`config.mk`:
```
export PLATFORM = sky130hd
export DESIGN_NAME = life16
export DESIGN_NICKNAME = life16
export VERILOG_FILES = /design/flow/design.v
export SDC_FILE = /design/flow/constraint.sdc
export NUM_CORES = 4
export LEC_CHECK = 0
export CAP_MARGIN = 15
export CORE_MARGIN = 2
export CORE_UTILIZATION = 70
export SETUP_SLACK_MARGIN = 0.73
export SLEW_MARGIN = 20
```
`constraint.sdc`:
```
create_clock -name core_clock -period 2.52 [get_ports {clk}]
set_input_delay 0.5040 -clock core_clock [delete_from_list [all_inputs] [get_ports {clk}]]
set_output_delay 0.5040 -clock core_clock [all_outputs]
set_load 0.01 [all_outputs]
```
`design.v`:
```
module life16(
    input clk,
    input load,
    input [255:0] data,
    output reg [255:0] q);
reg [3:0] sum;    
always @(posedge clk) begin
    if (load) begin q <= data; end
    else begin
        for (integer count = 0 ; count < 256 ; count++) begin
        if (count == 0) begin
            sum = q[1] + q[15] + q[16] + q[17] + q[31] + q[240] + q[241] +  q[255]; 
        end else if (count == 15) begin
            sum = q[14] + q[16] + q[0] + q[31] + q[240] + q[254] + q[30]  + q[255];
        end else if (count == 240) begin
            sum = q[0] + q[1] + q[15] + q[239] + q[241] + q[224] + q[225] + q[255];
        end else if (count == 255) begin
            sum = q[0] + q[14] +  q[15] + q[224] + q[238] + q[240] + q[239] + q[254];
        end else if (count > 0 && count < 15) begin
            sum = q[count -1] + q[count +1] + q[count +16] + q[count +15] + q[count +17] + q[count + 240] + q[count +239] + q[count +241];
        end else if (count % 16 == 0) begin 
            sum = q[count -1] + q[count +1] + q[count +15] + q[count +16] + q[count +17] + q[count -15] + q[count -16] + q[count +31];
        end else if (count % 16 == 15)  begin
            sum = q[count -1] + q[count +1] + q[count +15] + q[count -15]  + q[count +16] + q[count -16] + q[count -17]  + q[count -31];
        end else if (count > 240 && count < 255) begin
            sum = q[count -1] + q[count +1] + q[count - 15] + q[count - 16] + q[count - 17] + q[count - 240] + q[count - 241] + q[count - 239];
        end else begin
            sum = q[count -1] + q[count +1] + q[count -15] + q[count -16]  + q[count -17] + q[count +15] + q[count +16] + q[count +17];
        end
        if ((sum == 0 || sum == 1) || (sum >= 4)) begin
         	q[count] <= 0;
    	end else if (sum == 3) begin
         	q[count] <= 1;
    	end
    end
    end
end
endmodule
```
`run.sh`:
```
#!/bin/bash
# the make line also repeats each setting of config.mk as NAME=value (left out here)
make -C /OpenROAD-flow-scripts/flow DESIGN_CONFIG=/design/flow/config.mk WORK_HOME=/design/flow/orfs CLKGATE_MAP_FILE= finish
```
==> flow_metrics.env, run 1 <==
# physical design summary
export IMPL_initCoreUtil=0.705
export IMPL_postPlaceCellArea_mm2=0.0738
export IMPL_syn_avg_cell_area_um2=9.95
export IMPL_fp_dieW_um=288
export IMPL_core_rowCount=104
export IMPL_ys_seq_frac=0.136
export IMPL_cts_sinks=256
export IMPL_error="[ERROR GRT-0116] Global routing finished with congestion. Check the congestion regions in the DRC Viewer."
export IMPL_syn_inst=5687
export IMPL_synth_distinct_cells=15
export IMPL_common_cells="inv_1 (2047), fa_1 (1023), ha_1 (768)"
export IMPL_io_buffers=513
export IMPL_gr_total_overflow=496
export IMPL_syn_num_nets=7736
export IMPL_xor_area_frac=0
export IMPL_topCombFamilyByArea="adder cells"
export IMPL_simple_gate_share=0.118
export IMPL_run_status="aborted with a tool error"
export IMPL_edf_count=256
export IMPL_synthesis_area_mm2=0.0566
export IMPL_gr_usage_all_layers=0.828
export IMPL_synth_compound_area_share=0.0229
export IMPL_fa_ha_area_frac=0.532
export IMPL_gp_congestion=0.987
export IMPL_ys_sh_mux=0.0453
export IMPL_clk_root_buffer_cell="clkbuf_16"
export IMPL_chipArea_mm2=0.0831
export IMPL_yosysWarnings=1
export IMPL_synthArstFlopShare=0
export IMPL_dp_cells=8344
export IMPL_ys_seq_elements=256
export IMPL_ctsHoldBuffers=0
export IMPL_synth_stat_cells=5687
export IMPL_yosys_area_top_type_share=0.362
export IMPL_h_tree_depth=2
export IMPL_ctsLongestPathBuffers=3
export IMPL_design_core_area_mm2=0.0803
export IMPL_ios=514
export IMPL_post_dp_hpwl_mm=156
export IMPL_post_synth_top_count_cell="inv_1"
export IMPL_flop_cell="edfxtp_1"
export IMPL_topCellsByArea="fa_1 (36%), ha_1 (17%), edfxtp_1 (14%), inv_1 (14%), mux2i_1 (4.5%)"
export IMPL_largest_area_cell="fa_1"
export IMPL_lastStage="global routing (5_1_grt)"
export IMPL_cts_made_buffers=39
export IMPL_ys_chip_area_mm2=0.0566
export IMPL_die_y_um=288
-- routing by layer --
metal  global-route usage  GRT overflow
met2                0.977           225
met3                0.707            36
met5                0.309             4
met1                0.802             6
met4                0.886           225
-- per-stage QoR --
step                hold WS (ns)  setup WS [ns]
floorplan                  0.748          -1.29
global placement           0.796          -1.27
detailed placement         0.812          -1.49
CTS                        0.535          -1.50
-- repair_timing --
item,CTS
gates resized,277
buffers inserted,208
pin swaps,228
endpoints found under the setup margin,768
==> run 2, diff against run 1 <==
- CAP_MARGIN: 15 -> 20
- CORE_UTILIZATION: 70 -> 66
- PLACE_DENSITY: unset -> 0.37
- SETUP_SLACK_MARGIN: 0.73 -> unset
- clock period: 2.52 -> 4.12 ns (I/O delays scaled with it)
==> run 2 against run 1 <==
Against the previous run:
- now clean on timing, DRC and antenna
- die area grew 6.0%
- area after synthesis is the same
- synthesized cell count is the same
==> flow_metrics.env, run 2 <==
# source this file to load flow results
export IMPL_yosys_area_top_type_share=0.362
export IMPL_synth_compound_area_share=0.0229
export IMPL_synth_distinct_cells=15
export IMPL_ys_seq_frac=0.136
export IMPL_simple_gate_share=0.118
export IMPL_critPathMaxStageDelay_ns=0.62
export IMPL_gr_total_overflow=0
export IMPL_worst_path_stages=11
export IMPL_arrival_ns=4.39
export IMPL_die_y_um=297
export IMPL_syn_inst=5687
export IMPL_path_max_fanout=5
export IMPL_rr_startpoint="q[16]"
export IMPL_dr_pass1_iters=6
export IMPL_h_tree_depth=2
export IMPL_gp_congestion=0.960
export IMPL_drt_iter0_markers=2312
export IMPL_crit_type="reg -> reg"
export IMPL_via_per_inst=5.49
export IMPL_io_buffers=513
export IMPL_chipArea_mm2=0.0881
export IMPL_worstPathRequired_ns=4.46
export IMPL_cts_sinks=256
export IMPL_grt_pass1_wl_mm=241
export IMPL_xor_area_frac=0
export IMPL_clk_root_buffer_cell="clkbuf_16"
export IMPL_maxCapViolCount=0
export IMPL_dp_slack_ns=0.0242
export IMPL_ios=514
export IMPL_cts_made_buffers=42
export IMPL_remaining_drc_errors=0
export IMPL_syn_avg_cell_area_um2=9.95
export IMPL_finalCriticalPeriod_ns=4.05
export IMPL_holdCritStartpoint="q[135]"
export IMPL_syn_num_nets=7736
export IMPL_synth_stat_cells=5687
export IMPL_design_area_mm2=0.0676
export IMPL_cp_top_family="adder cells"
export IMPL_yosysWarnings=1
export IMPL_skew_ns=0.0238
export IMPL_ys_chip_area_mm2=0.0566
export IMPL_path_common_cell="fa_1"
export IMPL_hold_viol_final=0
export IMPL_r2r_cells=11
export IMPL_synthArstFlopShare=0
export IMPL_min_path_type="reg -> reg"
export IMPL_finalClockPeriodUsage=0.984
export IMPL_post_dp_hpwl_mm=129
export IMPL_fin_setup_tns_ns=0
export IMPL_fmax_mhz=247
export IMPL_largest_area_cell="fa_1"
export IMPL_path_cells="clkinvlp_4, fa_1, fa_1, fa_1, inv_1, ha_1, inv_1, fa_1, nor4b_2, a21oi_1, or3_1"
export IMPL_area_delta_synth_final_pct=19.4
export IMPL_topCellsByArea="fa_1 (36%), ha_1 (17%), edfxtp_1 (14%), inv_1 (14%), mux2i_1 (4.5%)"
export IMPL_grt_max_degree=106
export IMPL_fa_ha_area_frac=0.532
export IMPL_postPlaceCellArea_mm2=0.0655
export IMPL_cpMaxStageDelayCell="fa_1"
export IMPL_routed_wl_mm=152
export IMPL_topCombFamilyByArea="adder cells"
export IMPL_min_to="q[150]"
export IMPL_final_antenna_net_count=0
export IMPL_edf_count=256
export IMPL_fp_dieW_um=297
export IMPL_synthesis_area_mm2=0.0566
export IMPL_r2r_end="q[32]"
export IMPL_post_synth_top_count_cell="inv_1"
export IMPL_warning_count=32
export IMPL_critPathLaunch="q[16]"
export IMPL_ys_sh_mux=0.0453
export IMPL_run_status="no timing/DRC/antenna violations"
export IMPL_fin_nets=8673
export IMPL_wl_per_cell_um=19.5
export IMPL_hold_slack_ns=0.749
export IMPL_gr_usage_all_layers=0.352
export IMPL_tightest_slew_ns=0.702
export IMPL_start_kind="flip-flop"
export IMPL_ctsLongestPathBuffers=3
export IMPL_antenna_found_initial=2
export IMPL_cts_tree="yes"
export IMPL_finalSetupViolations=0
export IMPL_critPathBufInv=3
export IMPL_vias=42800
export IMPL_min_path_cells=2
export IMPL_flop_cell="edfxtp_1"
export IMPL_design_core_area_mm2=0.0850
export IMPL_initCoreUtil=0.666
export IMPL_grt_pass1_vias=46200
export IMPL_slew_headroom=0.532
export IMPL_ys_seq_elements=256
export IMPL_end_kind="flip-flop"
export IMPL_drv_slew=0
export IMPL_core_rowCount=107
export IMPL_clk_pin_slew_ns=0.06
export IMPL_setup_ws_ns=0.0654
export IMPL_clock_latency_ns=0.60
export IMPL_r2r_slack_ns=0.07
export IMPL_common_cells="inv_1 (2047), fa_1 (1023), ha_1 (768)"
export IMPL_cp_endpoint="q[32]"
[run 2: area by class of cell]
class | instances | area [um^2]
inverters | 2047 | 7840
diodes | 1 | 2.50
well taps | 1144 | 1430
fillers | 5747 | 17400
multi-input cells | 3327 | 40800
repair buffers | 950 | 8570
clock buffers | 57 | 1130
flip-flops and latches | 256 | 7690
clock inverters | 16 | 72.6
[run 2: through the flow]
step,util,std cells
detailed placement,0.771,7664
global route,0.795,7798
finish,0.795,7798
floorplan,-,5687
global placement,0.771,7664
CTS,0.785,7738
[run 2: per-layer routing]
layer / share of wire / global-route usage
met1: 0.39 / 0.446
met3: 0.064 / 0.0464
met4: 0.064 / 0.193
met2: 0.48 / 0.589
met5: 0.000053 / 0
[run 2: repair_timing]
item / CTS / global route
buffers inserted: 1 / 59
resized: 1 / 112
endpoints found under the setup margin: 1 / 96
hold buffers: 0 / 0
pin swaps: 0 / 3
==> run 3, diff against run 2 <==
- CORE_UTILIZATION: 66 -> 72
- PLACE_DENSITY: 0.37 -> unset
- PLACE_DENSITY_LB_ADDON: unset -> 0.0
- clock period: 4.12 -> 3.92 ns (I/O delays scaled with it)
==> run 3 against run 2 <==
Against the previous run:
- final cell count up 0.97%
- critical endpoint is now q[97]
- via count up 12%
- utilization up 12 points
- die area down 8.2%
- critical path depth up 1
- now fails the layout checks on setup timing
- global-route usage up 5.3 points
- fmax down 2.5%
- setup slack worse by 0.30 ns
- clock-buffer cell count unchanged
- register-to-register slack worse by 0.30 ns
==> flow_metrics.env, run 3 <==
# source this file to load flow results
export IMPL_fa_ha_area_frac=0.532
export IMPL_setup_ws_ns=-0.238
export IMPL_xor_area_frac=0
export IMPL_path_max_fanout=6
export IMPL_gr_total_overflow=0
export IMPL_hold_viol_final=0
export IMPL_cts_made_buffers=40
export IMPL_core_rowCount=102
export IMPL_fill_cells=3158
export IMPL_cp_endpoint="q[97]"
export IMPL_remaining_drc_errors=0
export IMPL_synthesis_area_mm2=0.0566
export IMPL_simple_gate_share=0.118
export IMPL_edf_count=256
export IMPL_h_tree_depth=2
export IMPL_cts_tree="yes"
export IMPL_post_synth_top_count_cell="inv_1"
export IMPL_crit_type="reg -> reg"
export IMPL_gr_usage_all_layers=0.405
export IMPL_postPlaceCellArea_mm2=0.0663
export IMPL_synth_distinct_cells=15
export IMPL_grt_max_degree=95
export IMPL_io_buffers=513
export IMPL_synth_stat_cells=5687
export IMPL_initCoreUtil=0.729
export IMPL_cp_top_family="adder cells"
export IMPL_post_dp_hpwl_mm=134
export IMPL_fmax_mhz=240
export IMPL_min_path_cells=2
export IMPL_gp_congestion=0.954
export IMPL_end_kind="flip-flop"
export IMPL_largest_area_cell="fa_1"
export IMPL_run_status="failed layout checks"
export IMPL_synth_compound_area_share=0.0229
export IMPL_syn_inst=5687
export IMPL_fp_dieW_um=284
export IMPL_area_delta_synth_final_pct=24.8
export IMPL_via_per_inst=6.08
export IMPL_clk_pin_slew_ns=0.06
export IMPL_tightest_slew_ns=0.657
export IMPL_cts_sinks=256
export IMPL_finalSetupViolations=64
export IMPL_ys_chip_area_mm2=0.0566
export IMPL_ys_seq_elements=256
export IMPL_ys_sh_mux=0.0453
export IMPL_finalClockPeriodUsage=1.06
export IMPL_ctsLongestPathBuffers=3
export IMPL_drt_iter0_markers=4151
export IMPL_r2r_end="q[97]"
export IMPL_die_y_um=284
export IMPL_vias=47800
export IMPL_critPathLaunch="q[80]"
export IMPL_chipArea_mm2=0.0809
export IMPL_start_kind="flip-flop"
export IMPL_slew_headroom=0.562
export IMPL_synthArstFlopShare=0
export IMPL_skew_ns=0.0201
export IMPL_design_area_mm2=0.0707
export IMPL_design_core_area_mm2=0.0776
export IMPL_grt_pass1_wl_mm=253
export IMPL_fin_nets=8855
export IMPL_min_to="q[235]"
export IMPL_critPathMaxStageDelay_ns=0.56
export IMPL_ys_seq_frac=0.136
export IMPL_topCombFamilyByArea="adder cells"
export IMPL_yosys_area_top_type_share=0.362
export IMPL_syn_avg_cell_area_um2=9.95
export IMPL_path_common_cell="fa_1"
export IMPL_topCellsByArea="fa_1 (36%), ha_1 (17%), edfxtp_1 (14%), inv_1 (14%), mux2i_1 (4.5%)"
export IMPL_r2r_cells=12
export IMPL_holdCritStartpoint="q[220]"
export IMPL_warning_count=28
export IMPL_final_antenna_net_count=0
export IMPL_antenna_found_initial=3
export IMPL_min_path_type="reg -> reg"
export IMPL_arrival_ns=4.48
export IMPL_violations="setup timing"
export IMPL_rsz0062_at_grt="true"
export IMPL_path_cells="clkinvlp_4, buf_4, fa_1, fa_1, fa_1, inv_1, ha_1, inv_2, fa_2, nor4b_4, a21oi_2, or3_1"
export IMPL_cpMaxStageDelayCell="fa_1"
export IMPL_rr_startpoint="q[80]"
export IMPL_worst_path_stages=12
export IMPL_maxCapViolCount=0
export IMPL_drv_slew=0
export IMPL_clk_root_buffer_cell="clkbuf_16"
export IMPL_common_cells="inv_1 (2047), fa_1 (1023), ha_1 (768)"
export IMPL_routed_wl_mm=186
export IMPL_r2r_slack_ns=-0.24
export IMPL_syn_num_nets=7736
export IMPL_dr_pass1_iters=6
export IMPL_worstPathRequired_ns=4.25
export IMPL_wl_per_cell_um=23.7
export IMPL_critPathBufInv=4
export IMPL_finalCriticalPeriod_ns=4.16
export IMPL_flop_cell="edfxtp_1"
export IMPL_yosysWarnings=1
export IMPL_grt_pass1_vias=49400
export IMPL_clock_latency_ns=0.59
export IMPL_ios=514
export IMPL_ctsHoldBuffers=0
## run 3: timing repair
| action | in CTS | in global routing |
|---|---|---|
| resized | 89 | 504 |
| buffers inserted | 25 | 134 |
| gates cloned | 0 | 0 |
| endpoints found under the setup margin | 61 | 249 |
| pin swaps | 18 | 197 |
## run 3: routing by layer
metal	share of wire	global-route usage
met5	0.00016	0
met2	0.47	0.673
met4	0.10	0.290
met3	0.10	0.0664
met1	0.32	0.481
## run 3: layout make-up
class / instances / area [um^2] / area share
flip-flops and latches: 256 / 7690 / 0.109
inverters: 2047 / 7860 / 0.111
well taps: 1040 / 1300 / 0.0184
clock inverters: 12 / 46.3 / 0.000655
repair buffers: 1134 / 10300 / 0.146
multi-input cells: 3327 / 42400 / 0.600
clock buffers: 57 / 1090 / 0.0154
diodes: 1 / 2.50 / 0.0000354
## run 3: through the flow
step	std cells	utilization	setup WS (ns)	hold WS (ns)	TNS, ns
finish	7874	0.911	-0.238	0.750	-4.74
global route	7873	0.911	-0.352	0.782	-16.10
CTS	7739	0.875	-0.0112	0.732	-0.0169
detailed placement	7645	0.854	-0.169	0.713	-1.37
global placement	7645	0.854	0.00519	0.710	0
floorplan	5687	-	0.0791	0.748	0
==> run 4, diff against run 3 <==
- CAP_MARGIN: 20 -> 15
- CELL_PAD_IN_SITES_GLOBAL_PLACEMENT: unset -> 0
- CTS_CLUSTER_DIAMETER: unset -> 360
- CTS_CLUSTER_SIZE: unset -> 34
- GPL_TIMING_DRIVEN: unset -> 1
- HOLD_SLACK_MARGIN: unset -> 0.3
- PLACE_DENSITY_LB_ADDON: 0.0 -> unset
- SETUP_SLACK_MARGIN: unset -> -0.25
- SLEW_MARGIN: 20 -> 40
- clock period: 3.92 -> 3.64 ns (I/O delays scaled with it)
==> run 4 against run 3 <==
Against the previous run:
- synthesized cell count stayed put
- die area stayed put
- the flow now stops in global routing (5_1_grt)
- area after synthesis stayed put
==> flow_metrics.env, run 4 <==
# physical design summary
export IMPL_yosysWarnings=1
export IMPL_largest_area_cell="fa_1"
export IMPL_ys_seq_elements=256
export IMPL_synthesis_area_mm2=0.0566
export IMPL_chipArea_mm2=0.0809
export IMPL_ys_seq_frac=0.136
export IMPL_ctsHoldBuffers=0
export IMPL_io_buffers=513
export IMPL_synthArstFlopShare=0
export IMPL_topCombFamilyByArea="adder cells"
export IMPL_design_core_area_mm2=0.0776
export IMPL_gr_usage_all_layers=0.719
export IMPL_edf_count=256
export IMPL_syn_inst=5687
export IMPL_error="[ERROR GRT-0232] Routing congestion too high. Check the congestion heatmap in the GUI."
export IMPL_post_dp_hpwl_mm=146
export IMPL_ios=514
export IMPL_ys_chip_area_mm2=0.0566
export IMPL_dp_cells=8093
export IMPL_cts_made_buffers=11
export IMPL_run_status="aborted with a tool error"
export IMPL_post_synth_top_count_cell="inv_1"
export IMPL_synth_compound_area_share=0.0229
export IMPL_gr_total_overflow=33
export IMPL_clk_root_buffer_cell="clkbuf_16"
export IMPL_syn_avg_cell_area_um2=9.95
export IMPL_gp_congestion=0.960
export IMPL_initCoreUtil=0.729
export IMPL_h_tree_depth=1
export IMPL_syn_num_nets=7736
export IMPL_ctsLongestPathBuffers=3
export IMPL_simple_gate_share=0.118
export IMPL_fp_dieW_um=284
export IMPL_yosys_area_top_type_share=0.362
export IMPL_synth_stat_cells=5687
export IMPL_synth_distinct_cells=15
export IMPL_flop_cell="edfxtp_1"
export IMPL_fa_ha_area_frac=0.532
export IMPL_core_rowCount=102
export IMPL_xor_area_frac=0
export IMPL_cts_sinks=256
export IMPL_lastStage="global routing (5_1_grt)"
export IMPL_topCellsByArea="fa_1 (36%), ha_1 (17%), edfxtp_1 (14%), inv_1 (14%), mux2i_1 (4.5%)"
export IMPL_die_y_um=284
export IMPL_ys_sh_mux=0.0453
export IMPL_common_cells="inv_1 (2047), fa_1 (1023), ha_1 (768)"
-- run 4: metal layers --
metal,global-route usage,GRT overflow
met2,0.943,12
met3,0.498,0
met5,0.160,0
met1,0.694,0
met4,0.781,21
-- run 4: repair_timing --
item,in CTS
pin swaps,29
setup buffers,25
resized,152
endpoints found under the setup margin,119
-- run 4: metrics by stage --
step	worst slack, ns	setup TNS (ns)	cell area (um^2)
4_1_cts	-0.297	-64.80	71100
3_5_place_dp	-0.387	-65.16	70200
3_3_place_gp	-0.166	-18.97	70200
2_1_floorplan	-0.201	-39.70	56600
==> run 5, diff against run 4 <==
- CAP_MARGIN: 15 -> 20
- CELL_PAD_IN_SITES_GLOBAL_PLACEMENT: 0 -> unset
- CORE_MARGIN: 2 -> 6
- CORE_UTILIZATION: 72 -> 26
- CTS_CLUSTER_DIAMETER: 360 -> 342
- CTS_CLUSTER_SIZE: 34 -> unset
- GPL_TIMING_DRIVEN: 1 -> unset
- HOLD_SLACK_MARGIN: 0.3 -> unset
- MIN_ROUTING_LAYER: unset -> met2
- SETUP_SLACK_MARGIN: -0.25 -> unset
- SLEW_MARGIN: 40 -> 20
- clock period: 3.64 -> 5.0 ns (I/O delays scaled with it)
==> run 5 against run 4 <==
Against the previous run:
- now clean on timing, DRC and antenna
- synthesized cell count did not move
- die area rose to 2.8 times the previous value
- area after synthesis unchanged
==> flow_metrics.env, run 5 <==
# source this file to load flow results
export IMPL_initCoreUtil=0.263
export IMPL_fmax_mhz=223
export IMPL_r2r_end="q[47]"
export IMPL_min_path_type="reg -> reg"
export IMPL_h_tree_depth=2
export IMPL_topCombFamilyByArea="adder cells"
export IMPL_wl_met1_um=0
export IMPL_ctsHoldBuffers=0
export IMPL_post_dp_hpwl_mm=166
export IMPL_cts_tree="yes"
export IMPL_design_core_area_mm2=0.215
export IMPL_chipArea_mm2=0.229
export IMPL_via_per_inst=6.28
export IMPL_cts_made_buffers=45
export IMPL_min_to="q[212]"
export IMPL_r2r_cells=11
export IMPL_cpMaxStageDelayCell="edfxtp_1"
export IMPL_gp_congestion=0.935
export IMPL_flop_cell="edfxtp_1"
export IMPL_postCtsSetupBuffers=0
export IMPL_min_path_cells=2
export IMPL_common_cells="inv_1 (2047), fa_1 (1023), ha_1 (768)"
export IMPL_gr_total_overflow=0
export IMPL_path_common_cell="fa_1"
export IMPL_simple_gate_share=0.118
export IMPL_ctsLongestPathBuffers=3
export IMPL_wl_per_cell_um=21.7
export IMPL_maxUsedRoutingLayer="met5"
export IMPL_postPlaceCellArea_mm2=0.0662
export IMPL_run_status="no timing/DRC/antenna violations"
export IMPL_critPathLaunch="q[16]"
export IMPL_syn_inst=5687
export IMPL_yosys_area_top_type_share=0.362
export IMPL_yosysWarnings=1
export IMPL_final_antenna_net_count=0
export IMPL_holdCritStartpoint="q[197]"
export IMPL_path_cells="inv_1, fa_1, fa_1, fa_1, inv_1, ha_1, inv_1, fa_1, nor4b_1, a21oi_1, or3_1"
export IMPL_wl_met3_mm=87.6
export IMPL_synth_stat_cells=5687
export IMPL_maxCapViolCount=0
export IMPL_worstPathRequired_ns=5.41
export IMPL_die_y_um=479
export IMPL_cts_repair_resized=0
export IMPL_hold_viol_final=0
export IMPL_fa_ha_area_frac=0.532
export IMPL_crit_type="reg -> reg"
export IMPL_synthesis_area_mm2=0.0566
export IMPL_cts_sinks=256
export IMPL_ys_seq_elements=256
export IMPL_cp_endpoint="q[47]"
export IMPL_drv_slew=0
export IMPL_ys_seq_frac=0.136
export IMPL_remaining_drc_errors=0
export IMPL_fill_cells=22100
export IMPL_rsz0062_at_grt="false"
export IMPL_antenna_found_initial=0
export IMPL_ys_chip_area_mm2=0.0566
export IMPL_warning_count=26
export IMPL_start_kind="flip-flop"
export IMPL_slew_headroom=0.338
export IMPL_arrival_ns=4.90
export IMPL_largest_area_cell="fa_1"
export IMPL_ios=514
export IMPL_post_synth_top_count_cell="inv_1"
export IMPL_area_delta_synth_final_pct=19.5
export IMPL_drt_iter0_markers=10500
export IMPL_synth_compound_area_share=0.0229
export IMPL_clock_latency_ns=0.69
export IMPL_clk_root_buffer_cell="clkbuf_16"
export IMPL_io_buffers=513
export IMPL_r2r_slack_ns=0.52
export IMPL_routed_wl_mm=201
export IMPL_hold_slack_ns=0.743
export IMPL_fin_nets=8431
export IMPL_edf_count=256
export IMPL_worst_path_stages=11
export IMPL_grt_pass1_vias=66800
export IMPL_ys_sh_mux=0.0453
export IMPL_gr_usage_all_layers=0.256
export IMPL_dr_pass1_iters=11
export IMPL_syn_avg_cell_area_um2=9.95
export IMPL_finalSetupViolations=0
export IMPL_critPathBufInv=3
export IMPL_xor_area_frac=0
export IMPL_skew_ns=0.0432
export IMPL_critPathMaxStageDelay_ns=0.69
export IMPL_cp_top_family="adder cells"
export IMPL_design_area_mm2=0.0676
export IMPL_finalClockPeriodUsage=0.897
export IMPL_topCellsByArea="fa_1 (36%), ha_1 (17%), edfxtp_1 (14%), inv_1 (14%), mux2i_1 (4.5%)"
export IMPL_tightest_slew_ns=0.993
export IMPL_path_max_fanout=5
export IMPL_grt_max_degree=87
export IMPL_end_kind="flip-flop"
export IMPL_vias=58200
export IMPL_synthArstFlopShare=0
export IMPL_fp_dieW_um=479
export IMPL_core_rowCount=170
export IMPL_fin_setup_tns_ns=0
export IMPL_syn_num_nets=7736
export IMPL_clk_pin_slew_ns=0.06
export IMPL_rr_startpoint="q[16]"
export IMPL_met2_length_mm=94.2
export IMPL_finalCriticalPeriod_ns=4.48
export IMPL_synth_distinct_cells=15
export IMPL_grt_pass1_wl_mm=292
[run 5: layout make-up]
class | instances | area, um^2 | share of cell area
Multi-Input combinational cell | 3327 | 40700 | 0.601
Sequential cell | 256 | 7690 | 0.114
Inverter | 2047 | 7680 | 0.114
Timing Repair Buffer | 705 | 6640 | 0.0982
Tap cell | 2838 | 3550 | 0.0525
Clock buffer | 54 | 1200 | 0.0178
Clock inverter | 24 | 171 | 0.00253
Antenna cell | 14 | 35.0 | 0.000518
[run 5: routing by layer]
layer | up-vias | global-route usage
met5 | - | 0.126
li1 | 19000 | -
met2 | 16000 | 0.288
met4 | 81 | 0.0406
met3 | 1823 | 0.367
met1 | 21400 | -
[run 5: per-stage QoR]
stage | utilization | setup WS, ns | cells
2_1_floorplan | - | 1.16 | 5687
3_3_place_gp | 0.307 | 0.700 | 9173
3_5_place_dp | 0.307 | 0.622 | 9173
4_1_cts | 0.314 | 0.591 | 9251
5_1_grt | 0.314 | 0.308 | 9251
6_report | 0.314 | 0.517 | 9265
==> run 6, diff against run 5 <==
- CAP_MARGIN: 20 -> 25
- CELL_PAD_IN_SITES_DETAIL_PLACEMENT: unset -> 1
- CELL_PAD_IN_SITES_GLOBAL_PLACEMENT: unset -> 2
- CORE_ASPECT_RATIO: unset -> 1.7
- CORE_MARGIN: 6 -> 2
- CORE_UTILIZATION: 26 -> 27
- CTS_CLUSTER_DIAMETER: 342 -> unset
- CTS_CLUSTER_SIZE: unset -> 87
- GPL_ROUTABILITY_DRIVEN: unset -> 0
- GPL_TIMING_DRIVEN: unset -> 1
- HOLD_SLACK_MARGIN: unset -> 0.15
- MAX_ROUTING_LAYER: unset -> met4
- MIN_ROUTING_LAYER: met2 -> unset
- PLACE_DENSITY_LB_ADDON: unset -> 0.3
- SLEW_MARGIN: 20 -> 25
- TNS_END_PERCENT: unset -> 85
- clock period: 5.0 -> 3.41 ns (I/O delays scaled with it)
==> run 6 against run 5 <==
Against the previous run:
- the layout now fails its checks (setup timing)
- clock-buffer cell count is 11 higher
- area after synthesis stayed put
- cell area is 17% higher
- setup slack worse by 1.1 ns
- final cell count is 10% higher
- die area is 6.8% lower
==> flow_metrics.env, run 6 <==
# source this file to load flow results
export IMPL_ys_chip_area_mm2=0.0566
export IMPL_worst_path_stages=13
export IMPL_clock_latency_ns=0.65
export IMPL_finalCriticalPeriod_ns=3.96
export IMPL_grt_pass1_wl_mm=315
export IMPL_finalClockPeriodUsage=1.16
export IMPL_edf_count=256
export IMPL_fp_dieW_um=355
export IMPL_hold_viol_final=0
export IMPL_syn_inst=5687
export IMPL_area_delta_synth_final_pct=40.1
export IMPL_ctsHoldBuffers=0
export IMPL_end_kind="flip-flop"
export IMPL_dr_pass1_iters=5
export IMPL_r2r_slack_ns=-0.55
export IMPL_clk_pin_slew_ns=0.06
export IMPL_yosys_area_top_type_share=0.362
export IMPL_gr_usage_all_layers=0.203
export IMPL_maxCapViolCount=0
export IMPL_path_max_fanout=4
export IMPL_tightest_slew_ns=0.489
export IMPL_remaining_drc_errors=0
export IMPL_critPathBufInv=5
export IMPL_core_rowCount=219
export IMPL_postPlaceCellArea_mm2=0.0737
export IMPL_vias=45600
export IMPL_warning_count=29
export IMPL_routed_wl_mm=207
export IMPL_xor_area_frac=0
export IMPL_initCoreUtil=0.271
export IMPL_synthesis_area_mm2=0.0566
export IMPL_post_dp_hpwl_mm=180
export IMPL_setup_ws_ns=-0.550
export IMPL_ios=514
export IMPL_flop_cell="edfxtp_1"
export IMPL_h_tree_depth=2
export IMPL_path_cells="clkinvlp_4, buf_12, buf_6, fa_1, fa_1, fa_1, inv_1, ha_2, inv_2, fa_1, nor4b_2, a21oi_1, or3_1"
export IMPL_slew_headroom=0.674
export IMPL_design_core_area_mm2=0.209
export IMPL_fill_cells=23600
export IMPL_via_per_inst=4.47
export IMPL_gr_total_overflow=0
export IMPL_start_kind="flip-flop"
export IMPL_die_y_um=601
export IMPL_ys_seq_frac=0.136
export IMPL_clk_root_buffer_cell="clkbuf_16"
export IMPL_drv_slew=0
export IMPL_cts_tree="yes"
export IMPL_cp_endpoint="q[210]"
export IMPL_rr_startpoint="q[193]"
export IMPL_io_buffers=513
export IMPL_ctsLongestPathBuffers=3
export IMPL_min_path_type="in -> reg"
export IMPL_min_to="q[77]"
export IMPL_synth_stat_cells=5687
export IMPL_cp_top_family="adder cells"
export IMPL_min_path_cells=2
export IMPL_cts_made_buffers=44
export IMPL_ys_sh_mux=0.0453
export IMPL_fmax_mhz=253
export IMPL_grt_pass1_vias=53400
export IMPL_critPathLaunch="q[193]"
export IMPL_run_status="failed layout checks"
export IMPL_crit_type="reg -> reg"
export IMPL_design_area_mm2=0.0793
export IMPL_antenna_found_initial=7
export IMPL_worstPathRequired_ns=3.81
export IMPL_synthArstFlopShare=0
export IMPL_r2r_cells=13
export IMPL_r2r_end="q[210]"
export IMPL_topCellsByArea="fa_1 (36%), ha_1 (17%), edfxtp_1 (14%), inv_1 (14%), mux2i_1 (4.5%)"
export IMPL_violations="setup timing"
export IMPL_skew_ns=0.0227
export IMPL_final_antenna_net_count=0
export IMPL_yosysWarnings=1
export IMPL_synth_distinct_cells=15
export IMPL_rsz0062_at_grt="true"
export IMPL_cts_sinks=256
export IMPL_ys_seq_elements=256
export IMPL_grt_max_degree=73
export IMPL_fa_ha_area_frac=0.532
export IMPL_holdCritStartpoint="load"
export IMPL_arrival_ns=4.36
export IMPL_drt_iter0_markers=1237
export IMPL_chipArea_mm2=0.213
export IMPL_topCombFamilyByArea="adder cells"
export IMPL_cpMaxStageDelayCell="fa_1"
export IMPL_syn_avg_cell_area_um2=9.95
export IMPL_post_synth_top_count_cell="inv_1"
export IMPL_critPathMaxStageDelay_ns=0.51
export IMPL_syn_num_nets=7736
export IMPL_largest_area_cell="fa_1"
export IMPL_path_common_cell="fa_1"
export IMPL_wl_per_cell_um=20.3
export IMPL_simple_gate_share=0.118
export IMPL_synth_compound_area_share=0.0229
export IMPL_finalSetupViolations=512
export IMPL_fin_setup_tns_ns=-137.70
export IMPL_common_cells="inv_1 (2047), fa_1 (1023), ha_1 (768)"
export IMPL_fin_nets=9446
==> run 6: layout make-up <==
cell class	instances	area [um^2]	share of cell area
multi-input cells	3327	43300	0.546
repair buffers	1721	15100	0.191
inverters	2047	8360	0.105
flip-flops and latches	256	7690	0.0969
well taps	2762	3460	0.0436
clock buffers	65	1200	0.0151
clock inverters	13	133	0.00167
diodes	6	15.0	0.000189
==> run 6: what timing repair did <==
action	in CTS	in global routing
setup buffers	288	113
setup endpoints to repair	512	512
resized	243	204
pin swaps	362	170
==> run 6: metal layers <==
metal	up-vias	wire, um	global-route usage
li1	21100	-	-
met1	23500	82100	0.228
met2	688	110000	0.369
met3	267	5700	0.0190
met4	0	9450	0.0777
met5	-	0	-
==> run 6: metrics by stage <==
stage | worst slack, ns | utilization | cells | hold WS [ns]
floorplan | -0.401 | - | 5687 | 0.748
global placement | -0.596 | 0.353 | 9762 | 0.786
detailed placement | -0.655 | 0.353 | 9762 | 0.794
CTS | -0.514 | 0.372 | 10100 | 0.507
global route | -0.678 | 0.380 | 10200 | 0.549
finish | -0.550 | 0.380 | 10200 | 0.556
==> run 7, diff against run 6 <==
- CAP_MARGIN: 25 -> 20
- CELL_PAD_IN_SITES_DETAIL_PLACEMENT: 1 -> unset
- CELL_PAD_IN_SITES_GLOBAL_PLACEMENT: 2 -> unset
- CORE_ASPECT_RATIO: 1.7 -> unset
- CORE_UTILIZATION: 27 -> 70
- CTS_CLUSTER_DIAMETER: unset -> 379
- CTS_CLUSTER_SIZE: 87 -> 36
- GPL_ROUTABILITY_DRIVEN: 0 -> unset
- GPL_TIMING_DRIVEN: 1 -> unset
- HOLD_SLACK_MARGIN: 0.15 -> unset
- MAX_ROUTING_LAYER: met4 -> unset
- PLACE_DENSITY_LB_ADDON: 0.3 -> unset
- SETUP_SLACK_MARGIN: unset -> -0.18
- SLEW_MARGIN: 25 -> 20
- TNS_END_PERCENT: 85 -> unset
- clock period: 3.41 -> 3.14 ns (I/O delays scaled with it)
==> run 7 against run 6 <==
Against the previous run:
- the run now fails in global routing (5_1_grt)
- synthesized cell count is the same
- area after synthesis is the same
- die area shrank 61%
==> flow_metrics.env, run 7 <==
# physical design summary
export IMPL_core_rowCount=104
export IMPL_fa_ha_area_frac=0.532
export IMPL_ios=514
export IMPL_synth_stat_cells=5687
export IMPL_gp_congestion=0.995
export IMPL_yosys_area_top_type_share=0.362
export IMPL_die_y_um=288
export IMPL_ctsLongestPathBuffers=3
export IMPL_edf_count=256
export IMPL_cts_sinks=256
export IMPL_yosysWarnings=1
export IMPL_post_dp_hpwl_mm=145
export IMPL_ys_chip_area_mm2=0.0566
export IMPL_cts_made_buffers=11
export IMPL_topCombFamilyByArea="adder cells"
export IMPL_ys_seq_frac=0.136
export IMPL_xor_area_frac=0
export IMPL_error="[ERROR GRT-0232] Routing congestion too high. Check the congestion heatmap in the GUI."
export IMPL_lastStage="global routing (5_1_grt)"
export IMPL_syn_num_nets=7736
export IMPL_synthesis_area_mm2=0.0566
export IMPL_clk_root_buffer_cell="clkbuf_16"
export IMPL_post_synth_top_count_cell="inv_1"
export IMPL_synth_compound_area_share=0.0229
export IMPL_gr_total_overflow=5654
export IMPL_synth_distinct_cells=15
export IMPL_run_status="aborted with a tool error"
export IMPL_synthArstFlopShare=0
export IMPL_largest_area_cell="fa_1"
export IMPL_chipArea_mm2=0.0831
export IMPL_ys_seq_elements=256
export IMPL_gr_usage_all_layers=0.992
export IMPL_ys_sh_mux=0.0453
export IMPL_fp_dieW_um=288
export IMPL_initCoreUtil=0.705
export IMPL_design_core_area_mm2=0.0803
export IMPL_simple_gate_share=0.118
export IMPL_topCellsByArea="fa_1 (36%), ha_1 (17%), edfxtp_1 (14%), inv_1 (14%), mux2i_1 (4.5%)"
export IMPL_ctsHoldBuffers=0
export IMPL_common_cells="inv_1 (2047), fa_1 (1023), ha_1 (768)"
export IMPL_h_tree_depth=1
export IMPL_flop_cell="edfxtp_1"
export IMPL_io_buffers=513
export IMPL_syn_inst=5687
export IMPL_syn_avg_cell_area_um2=9.95
[run 7: routing by layer]
layer / global-route usage / GRT overflow
met5: 0.559 / 10
met1: 0.878 / 62
met2: 1.24 / 4114
met4: 1.15 / 1362
met3: 0.793 / 106
[run 7: metrics by stage]
step	cells	worst slack (ns)	area (um^2)	hold WS, ns
after floorplan	5687	-0.671	58900	0.748
after global placement	8150	-0.644	72200	0.782
after detailed placement	8150	-0.838	72200	0.805
after CTS	8319	-0.832	74100	0.614
[run 7: repair_timing]
action,in CTS
pin swaps,188
resized,135
hold endpoints to repair,0
setup buffers,159
endpoints found under the setup margin,512
==> run 8, diff against run 7 <==
- CAP_MARGIN: 20 -> 25
- CELL_PAD_IN_SITES_GLOBAL_PLACEMENT: unset -> 2
- CORE_ASPECT_RATIO: unset -> 1.18
- CORE_MARGIN: 2 -> 6
- CORE_UTILIZATION: 70 -> 50
- CTS_CLUSTER_DIAMETER: 379 -> unset
- CTS_CLUSTER_SIZE: 36 -> 18
- HOLD_SLACK_MARGIN: unset -> 0.08
- PLACE_DENSITY: unset -> 0.72
- SETUP_SLACK_MARGIN: -0.18 -> unset
- clock period: 3.14 -> 2.48 ns (I/O delays scaled with it)
==> run 8 against run 7 <==
Against the previous run:
- now fails the layout checks on setup timing
- area after synthesis unchanged
- die area increased by 46%
- synthesized cell count unchanged
==> flow_metrics.env, run 8 <==
# source this file to load flow results
export IMPL_crit_type="reg -> reg"
export IMPL_flop_cell="edfxtp_1"
export IMPL_ys_seq_elements=256
export IMPL_core_rowCount=133
export IMPL_h_tree_depth=2
export IMPL_synth_compound_area_share=0.0229
export IMPL_common_cells="inv_1 (2047), fa_1 (1023), ha_1 (768)"
export IMPL_setup_ws_ns=-1.42
export IMPL_clk_root_buffer_cell="clkbuf_16"
export IMPL_fin_cells=9130
export IMPL_fin_nets=9668
export IMPL_arrival_ns=4.25
export IMPL_syn_avg_cell_area_um2=9.95
export IMPL_violations="setup timing"
export IMPL_start_kind="flip-flop"
export IMPL_chipArea_mm2=0.121
export IMPL_postPlaceCellArea_mm2=0.0747
export IMPL_grt_max_degree=66
export IMPL_min_to="q[77]"
export IMPL_warning_count=31
export IMPL_largest_area_cell="fa_1"
export IMPL_cts_sinks=256
export IMPL_path_max_fanout=6
export IMPL_gp_congestion=0.920
export IMPL_design_area_mm2=0.0787
export IMPL_end_kind="flip-flop"
export IMPL_path_common_cell="fa_1"
export IMPL_topCombFamilyByArea="adder cells"
export IMPL_fp_dieW_um=322
export IMPL_syn_num_nets=7736
export IMPL_wl_per_cell_um=18.5
export IMPL_simple_gate_share=0.118
export IMPL_fmax_mhz=257
export IMPL_synth_distinct_cells=15
export IMPL_post_dp_hpwl_mm=146
export IMPL_xor_area_frac=0
export IMPL_cp_endpoint="q[177]"
export IMPL_slew_headroom=0.657
export IMPL_clock_latency_ns=0.61
export IMPL_skew_ns=0.0226
export IMPL_final_antenna_net_count=0
export IMPL_dr_pass1_iters=6
export IMPL_cts_tree="yes"
export IMPL_synthesis_area_mm2=0.0566
export IMPL_r2r_cells=12
export IMPL_rsz0062_at_grt="true"
export IMPL_initCoreUtil=0.506
export IMPL_ctsHoldBuffers=0
export IMPL_ctsLongestPathBuffers=3
export IMPL_ios=514
export IMPL_gr_total_overflow=0
export IMPL_r2r_slack_ns=-1.42
export IMPL_finalCriticalPeriod_ns=3.90
export IMPL_min_path_cells=2
export IMPL_area_delta_synth_final_pct=39.0
export IMPL_dp_cells=8813
export IMPL_r2r_end="q[177]"
export IMPL_critPathBufInv=4
export IMPL_io_buffers=513
export IMPL_antenna_found_initial=4
export IMPL_fa_ha_area_frac=0.532
export IMPL_gr_usage_all_layers=0.278
export IMPL_via_per_inst=5.00
export IMPL_ys_seq_frac=0.136
export IMPL_edf_count=256
export IMPL_synthArstFlopShare=0
export IMPL_yosysWarnings=1
export IMPL_ys_sh_mux=0.0453
export IMPL_hold_viol_final=0
export IMPL_path_cells="clkinvlp_4, buf_6, fa_1, fa_1, fa_1, inv_1, ha_2, inv_2, fa_1, nor4b_2, a21oi_1, or3_1"
export IMPL_routed_wl_mm=169
export IMPL_design_core_area_mm2=0.112
export IMPL_worstPathRequired_ns=2.83
export IMPL_holdCritStartpoint="load"
export IMPL_worst_path_stages=12
export IMPL_ys_chip_area_mm2=0.0566
export IMPL_rr_startpoint="q[161]"
export IMPL_fin_setup_tns_ns=-594.80
export IMPL_finalClockPeriodUsage=1.57
export IMPL_post_synth_top_count_cell="inv_1"
export IMPL_cpMaxStageDelayCell="fa_1"
export IMPL_run_status="failed layout checks"
export IMPL_critPathLaunch="q[161]"
export IMPL_cp_top_family="adder cells"
export IMPL_clk_pin_slew_ns=0.06
export IMPL_finish_utilization=0.703
export IMPL_dp_slack_ns=-1.44
export IMPL_min_path_type="in -> reg"
export IMPL_maxCapViolCount=0
export IMPL_yosys_area_top_type_share=0.362
export IMPL_remaining_drc_errors=0
export IMPL_vias=45600
export IMPL_tightest_slew_ns=0.515
export IMPL_drv_slew=0
export IMPL_synth_stat_cells=5687
export IMPL_cts_made_buffers=43
export IMPL_topCellsByArea="fa_1 (36%), ha_1 (17%), edfxtp_1 (14%), inv_1 (14%), mux2i_1 (4.5%)"
export IMPL_critPathMaxStageDelay_ns=0.52
export IMPL_grt_pass1_wl_mm=264
export IMPL_finalSetupViolations=513
export IMPL_die_y_um=377
export IMPL_drt_iter0_markers=1990
export IMPL_grt_pass1_vias=49600
export IMPL_syn_inst=5687
==> run 8: cell type report <==
cell class                      count  area [um^2]
Inverter                         2047         8330
Tap cell                         1485         1860
Clock buffer                       58         1170
Sequential cell                   256         7690
Multi-Input combinational cell   3327        42900
Fill cell                        8830        33200
Timing Repair Buffer             1944        16700
Clock inverter                     12         46.3
Antenna cell                        1         2.50
==> run 8: routing by layer <==
layer | routed length, um | vias to the layer above | global-route usage
li1 | - | 21600 | -
met1 | 69200 | 22700 | 0.352
met2 | 82600 | 980 | 0.482
met3 | 7450 | 345 | 0.0322
met4 | 9830 | 2 | 0.125
met5 | 7 | - | 0
==> run 8: timing repair <==
action	4_1_cts	5_1_grt
endpoints found under the setup margin	512	512
gates cloned	0	0
pin swaps	181	191
setup buffers	126	142
gates resized	117	172
==> run 8: through the flow <==
stage | hold slack [ns]
after floorplan | 0.740
after global placement | 0.822
after detailed placement | 0.818
after CTS | 0.352
after global routing | 0.378
final | 0.392
==> run 9, diff against run 8 <==
- CAP_MARGIN: 25 -> 35
- CELL_PAD_IN_SITES_GLOBAL_PLACEMENT: 2 -> 0
- CORE_ASPECT_RATIO: 1.18 -> unset
- CORE_MARGIN: 6 -> 2
- CORE_UTILIZATION: 50 -> 70
- CTS_CLUSTER_SIZE: 18 -> 34
- GPL_TIMING_DRIVEN: unset -> 1
- HOLD_SLACK_MARGIN: 0.08 -> unset
- PLACE_DENSITY: 0.72 -> unset
- SETUP_SLACK_MARGIN: unset -> 1.25
- SLEW_MARGIN: 20 -> 15
- clock period: 2.48 -> 4.45 ns (I/O delays scaled with it)
==> run 9 against run 8 <==
Against the previous run:
- the run now fails in global routing (5_1_grt)
- die area shrank 32%
- synthesized cell count is the same
- area after synthesis is the same
==> flow_metrics.env, run 9 <==
# physical design summary
export IMPL_topCellsByArea="fa_1 (36%), ha_1 (17%), edfxtp_1 (14%), inv_1 (14%), mux2i_1 (4.5%)"
export IMPL_cts_made_buffers=39
export IMPL_ys_seq_elements=256
export IMPL_largest_area_cell="fa_1"
export IMPL_xor_area_frac=0
export IMPL_ys_chip_area_mm2=0.0566
export IMPL_h_tree_depth=2
export IMPL_syn_num_nets=7736
export IMPL_synthArstFlopShare=0
export IMPL_dp_slack_ns=0.377
export IMPL_cts_sinks=256
export IMPL_die_y_um=288
export IMPL_lastStage="global routing (5_1_grt)"
export IMPL_ys_sh_mux=0.0453
export IMPL_clk_root_buffer_cell="clkbuf_16"
export IMPL_ctsHoldBuffers=0
export IMPL_initCoreUtil=0.705
export IMPL_chipArea_mm2=0.0831
export IMPL_yosys_area_top_type_share=0.362
export IMPL_gp_congestion=0.949
export IMPL_io_buffers=513
export IMPL_synth_stat_cells=5687
export IMPL_yosysWarnings=1
export IMPL_common_cells="inv_1 (2047), fa_1 (1023), ha_1 (768)"
export IMPL_simple_gate_share=0.118
export IMPL_topCombFamilyByArea="adder cells"
export IMPL_syn_avg_cell_area_um2=9.95
export IMPL_dp_cells=7265
export IMPL_post_dp_hpwl_mm=129
export IMPL_fa_ha_area_frac=0.532
export IMPL_run_status="aborted with a tool error"
export IMPL_synth_compound_area_share=0.0229
export IMPL_ios=514
export IMPL_synth_distinct_cells=15
export IMPL_edf_count=256
export IMPL_ys_seq_frac=0.136
export IMPL_post_synth_top_count_cell="inv_1"
export IMPL_synthesis_area_mm2=0.0566
export IMPL_core_rowCount=104
export IMPL_ctsLongestPathBuffers=3
export IMPL_design_core_area_mm2=0.0803
export IMPL_syn_inst=5687
export IMPL_flop_cell="edfxtp_1"
export IMPL_fp_dieW_um=288
[run 9: repair_timing]
item / 4_1_cts
cloned: 0
gates resized: 298
pin swaps: 405
setup buffers: 643
endpoints found under the setup margin: 512
[run 9: per-stage QoR]
step | utilization | area (um^2)
after floorplan | - | 59000
after CTS | 0.899 | 72200
after detailed placement | 0.814 | 65400
after global placement | 0.814 | 65400
==> run 10, diff against run 9 <==
- CAP_MARGIN: 35 -> 5
- CELL_PAD_IN_SITES_GLOBAL_PLACEMENT: 0 -> 2
- CORE_ASPECT_RATIO: unset -> 1.17
- CORE_UTILIZATION: 70 -> 63
- CTS_CLUSTER_DIAMETER: unset -> 169
- CTS_CLUSTER_SIZE: 34 -> 52
- GPL_ROUTABILITY_DRIVEN: unset -> 0
- GPL_TIMING_DRIVEN: 1 -> unset
- MAX_ROUTING_LAYER: unset -> met4
- PLACE_DENSITY_LB_ADDON: unset -> 0.15
- SETUP_SLACK_MARGIN: 1.25 -> 0.49
- SLEW_MARGIN: 15 -> 10
- TNS_END_PERCENT: unset -> 45
- clock period: 4.45 -> 5.14 ns (I/O delays scaled with it)
==> run 10 against run 9 <==
Against the previous run:
- the run fails in global placement without I/O (3_1_place_gp_skip_io)
- die area increased by 11%
- area after synthesis unchanged
- synthesized cell count unchanged
==> flow_metrics.env, run 10 <==
# physical design summary
export IMPL_common_cells="inv_1 (2047), fa_1 (1023), ha_1 (768)"
export IMPL_core_rowCount=118
export IMPL_ys_chip_area_mm2=0.0566
export IMPL_lastStage="global placement without I/O (3_1_place_gp_skip_io)"
export IMPL_synth_distinct_cells=15
export IMPL_largest_area_cell="fa_1"
export IMPL_syn_inst=5687
export IMPL_ys_seq_elements=256
export IMPL_design_core_area_mm2=0.0887
export IMPL_edf_count=256
export IMPL_chipArea_mm2=0.0923
export IMPL_topCellsByArea="fa_1 (36%), ha_1 (17%), edfxtp_1 (14%), inv_1 (14%), mux2i_1 (4.5%)"
export IMPL_syn_avg_cell_area_um2=9.95
export IMPL_ys_sh_mux=0.0453
export IMPL_synth_stat_cells=5687
export IMPL_synth_compound_area_share=0.0229
export IMPL_run_status="aborted with a tool error"
export IMPL_ys_seq_frac=0.136
export IMPL_topCombFamilyByArea="adder cells"
export IMPL_fp_dieW_um=281
export IMPL_error="[ERROR FLW-0024] Place density exceeds 1.0 (current PLACE_DENSITY_LB_ADDON =  0.15). Please check if the value of  PLACE_DENSITY_LB_ADDON is between 0 and 0.99."
export IMPL_xor_area_frac=0
export IMPL_yosys_area_top_type_share=0.362
export IMPL_synthArstFlopShare=0
export IMPL_synthesis_area_mm2=0.0566
export IMPL_die_y_um=328
export IMPL_fa_ha_area_frac=0.532
export IMPL_yosysWarnings=1
export IMPL_simple_gate_share=0.118
export IMPL_initCoreUtil=0.638
export IMPL_post_synth_top_count_cell="inv_1"
export IMPL_flop_cell="edfxtp_1"
export IMPL_syn_num_nets=7736
==> run 11, diff against run 10 <==
- CAP_MARGIN: 5 -> 20
- CELL_PAD_IN_SITES_GLOBAL_PLACEMENT: 2 -> unset
- CORE_ASPECT_RATIO: 1.17 -> unset
- CORE_UTILIZATION: 63 -> 70
- CTS_CLUSTER_DIAMETER: 169 -> unset
- CTS_CLUSTER_SIZE: 52 -> unset
- GPL_ROUTABILITY_DRIVEN: 0 -> unset
- MAX_ROUTING_LAYER: met4 -> unset
- PLACE_DENSITY_LB_ADDON: 0.15 -> unset
- SETUP_SLACK_MARGIN: 0.49 -> 0.83
- SLEW_MARGIN: 10 -> 20
- TNS_END_PERCENT: 45 -> unset
- clock period: 5.14 -> 3.1 ns (I/O delays scaled with it)
==> run 11 against run 10 <==
Against the previous run:
- the run fails in global routing (5_1_grt)
- die area decreased by 9.9%
- area after synthesis stayed put
- synthesized cell count stayed put
==> flow_metrics.env, run 11 <==
# physical design summary
export IMPL_ios=514
export IMPL_fa_ha_area_frac=0.532
export IMPL_run_status="aborted with a tool error"
export IMPL_syn_num_nets=7736
export IMPL_ys_seq_elements=256
export IMPL_syn_inst=5687
export IMPL_gr_total_overflow=126
export IMPL_simple_gate_share=0.118
export IMPL_cts_sinks=256
export IMPL_chipArea_mm2=0.0831
export IMPL_io_buffers=513
export IMPL_common_cells="inv_1 (2047), fa_1 (1023), ha_1 (768)"
export IMPL_core_rowCount=104
export IMPL_fp_dieW_um=288
export IMPL_synthesis_area_mm2=0.0566
export IMPL_post_synth_top_count_cell="inv_1"
export IMPL_post_dp_hpwl_mm=150
export IMPL_ctsLongestPathBuffers=3
export IMPL_ctsHoldBuffers=0
export IMPL_ys_seq_frac=0.136
export IMPL_gr_usage_all_layers=0.745
export IMPL_synth_stat_cells=5687
export IMPL_h_tree_depth=2
export IMPL_largest_area_cell="fa_1"
export IMPL_ys_sh_mux=0.0453
export IMPL_synthArstFlopShare=0
export IMPL_synth_compound_area_share=0.0229
export IMPL_edf_count=256
export IMPL_dp_slack_ns=-0.943
export IMPL_cts_made_buffers=41
export IMPL_yosys_area_top_type_share=0.362
export IMPL_lastStage="global routing (5_1_grt)"
export IMPL_die_y_um=288
export IMPL_clk_root_buffer_cell="clkbuf_16"
export IMPL_synth_distinct_cells=15
export IMPL_error="[ERROR GRT-0116] Global routing finished with congestion. Check the congestion regions in the DRC Viewer."
export IMPL_xor_area_frac=0
export IMPL_dp_cells=8191
export IMPL_initCoreUtil=0.705
export IMPL_design_core_area_mm2=0.0803
export IMPL_syn_avg_cell_area_um2=9.95
export IMPL_topCombFamilyByArea="adder cells"
export IMPL_yosysWarnings=1
export IMPL_ys_chip_area_mm2=0.0566
export IMPL_topCellsByArea="fa_1 (36%), ha_1 (17%), edfxtp_1 (14%), inv_1 (14%), mux2i_1 (4.5%)"
export IMPL_flop_cell="edfxtp_1"
export IMPL_gp_congestion=0.998
-- run 11: timing repair --
item	in CTS
gates resized	279
pin swaps	321
endpoints found under the setup margin	752
buffers inserted	314
-- run 11: routing by layer --
metal	overflow	track usage
met1	3	0.721
met2	64	0.947
met3	12	0.570
met4	47	0.783
met5	0	0.190
-- run 11: metrics by stage --
stage | cell area (um^2) | util
after floorplan | 58900 | -
after global placement | 72400 | 0.902
after detailed placement | 72400 | 0.902
after CTS | 76900 | 0.958
==> run 12, diff against run 11 <==
- CELL_PAD_IN_SITES_GLOBAL_PLACEMENT: unset -> 2
- CORE_ASPECT_RATIO: unset -> 1.7
- CORE_UTILIZATION: 70 -> 55
- CTS_CLUSTER_SIZE: unset -> 87
- GPL_ROUTABILITY_DRIVEN: unset -> 0
- GPL_TIMING_DRIVEN: unset -> 1
- HOLD_SLACK_MARGIN: unset -> 0.15
- MAX_ROUTING_LAYER: unset -> met4
- PLACE_DENSITY_LB_ADDON: unset -> 0.3
- SETUP_SLACK_MARGIN: 0.83 -> unset
- SLEW_MARGIN: 20 -> 0
- TNS_END_PERCENT: unset -> 55
- clock period: 3.1 -> 4.49 ns (I/O delays scaled with it)
==> run 12 against run 11 <==
Against the previous run:
- now clean on timing, DRC and antenna
- area after synthesis unchanged
- synthesized cell count unchanged
- die area up 27%
==> flow_metrics.env, run 12 <==
# source this file to load flow results
export IMPL_run_status="no timing/DRC/antenna violations"
export IMPL_ctsLongestPathBuffers=3
export IMPL_fp_dieW_um=250
export IMPL_largest_area_cell="fa_1"
export IMPL_setup_ws_ns=0.327
export IMPL_flop_cell="edfxtp_1"
export IMPL_min_path_cells=2
export IMPL_path_max_fanout=5
export IMPL_cts_made_buffers=38
export IMPL_initCoreUtil=0.554
export IMPL_clk_root_buffer_cell="clkbuf_16"
export IMPL_die_y_um=422
export IMPL_syn_avg_cell_area_um2=9.95
export IMPL_skew_ns=0.0246
export IMPL_antenna_found_initial=2
export IMPL_postPlaceCellArea_mm2=0.0648
export IMPL_dp_cells=7711
export IMPL_topCombFamilyByArea="adder cells"
export IMPL_grt_max_degree=81
export IMPL_design_core_area_mm2=0.102
export IMPL_hold_viol_final=0
export IMPL_ys_seq_elements=256
export IMPL_warning_count=27
export IMPL_yosysWarnings=1
export IMPL_critPathMaxStageDelay_ns=0.52
export IMPL_gr_total_overflow=0
export IMPL_path_cells="inv_1, fa_1, fa_1, fa_1, inv_1, ha_1, inv_1, fa_1, nor4b_1, a21oi_1, or3_1"
export IMPL_final_antenna_net_count=0
export IMPL_worstPathRequired_ns=4.84
export IMPL_core_rowCount=153
export IMPL_path_common_cell="fa_1"
export IMPL_holdCritStartpoint="q[17]"
export IMPL_dr_pass1_iters=6
export IMPL_ys_chip_area_mm2=0.0566
export IMPL_chipArea_mm2=0.106
export IMPL_finish_utilization=0.645
export IMPL_worst_path_stages=11
export IMPL_xor_area_frac=0
export IMPL_finalCriticalPeriod_ns=4.16
export IMPL_fin_cells=7780
export IMPL_clock_latency_ns=0.60
export IMPL_postCtsSetupBuffers=0
export IMPL_fa_ha_area_frac=0.532
export IMPL_start_kind="flip-flop"
export IMPL_critPathBufInv=3
export IMPL_fmax_mhz=240
export IMPL_wl_per_cell_um=20.1
export IMPL_min_path_type="reg -> reg"
export IMPL_vias=41300
export IMPL_finalSetupViolations=0
export IMPL_ctsHoldBuffers=0
export IMPL_yosys_area_top_type_share=0.362
export IMPL_via_per_inst=5.31
export IMPL_slew_headroom=0.516
export IMPL_clk_pin_slew_ns=0.06
export IMPL_synthesis_area_mm2=0.0566
export IMPL_grt_pass1_vias=45000
export IMPL_tightest_slew_ns=0.725
export IMPL_ys_sh_mux=0.0453
export IMPL_r2r_end="q[158]"
export IMPL_cp_endpoint="q[158]"
export IMPL_hold_slack_ns=0.721
export IMPL_syn_inst=5687
export IMPL_post_synth_top_count_cell="inv_1"
export IMPL_h_tree_depth=2
export IMPL_syn_num_nets=7736
export IMPL_gr_usage_all_layers=0.315
export IMPL_r2r_slack_ns=0.33
export IMPL_rr_startpoint="q[142]"
export IMPL_synth_stat_cells=5687
export IMPL_drv_slew=0
export IMPL_io_buffers=513
export IMPL_synth_compound_area_share=0.0229
export IMPL_simple_gate_share=0.118
export IMPL_crit_type="reg -> reg"
export IMPL_grt_pass1_wl_mm=246
export IMPL_design_area_mm2=0.0659
export IMPL_maxCapViolCount=0
export IMPL_post_dp_hpwl_mm=136
export IMPL_cts_repair_resized=0
export IMPL_r2r_cells=11
export IMPL_finalClockPeriodUsage=0.927
export IMPL_fin_nets=8483
export IMPL_ios=514
export IMPL_arrival_ns=4.52
export IMPL_critPathLaunch="q[142]"
export IMPL_min_to="q[2]"
export IMPL_dp_slack_ns=0.299
export IMPL_rsz0062_at_grt="false"
export IMPL_drt_iter0_markers=1953
export IMPL_cts_tree="yes"
export IMPL_cpMaxStageDelayCell="fa_1"
export IMPL_cts_sinks=256
export IMPL_routed_wl_mm=157
export IMPL_synth_distinct_cells=15
export IMPL_synthArstFlopShare=0
export IMPL_fin_setup_tns_ns=0
export IMPL_common_cells="inv_1 (2047), fa_1 (1023), ha_1 (768)"
export IMPL_cp_top_family="adder cells"
export IMPL_remaining_drc_errors=0
export IMPL_area_delta_synth_final_pct=16.4
export IMPL_edf_count=256
export IMPL_topCellsByArea="fa_1 (36%), ha_1 (17%), edfxtp_1 (14%), inv_1 (14%), mux2i_1 (4.5%)"
export IMPL_ys_seq_frac=0.136
export IMPL_end_kind="flip-flop"
==> run 12: area by class of cell <==
type / instances / area (um^2)
diodes: 2 / 5.00
clock buffers: 57 / 1090
clock inverters: 10 / 43.8
fillers: 8522 / 36300
inverters: 2047 / 7680
multi-input cells: 3327 / 40700
flip-flops and latches: 256 / 7690
well taps: 1317 / 1650
repair buffers: 764 / 7100
==> run 12: layer usage <==
layer,track usage,wire [um],up-vias
li1,-,-,19100
met1,0.370,61300,20800
met2,0.536,77800,1061
met3,0.0340,7330,344
met4,0.166,10100,0
met5,-,0,-
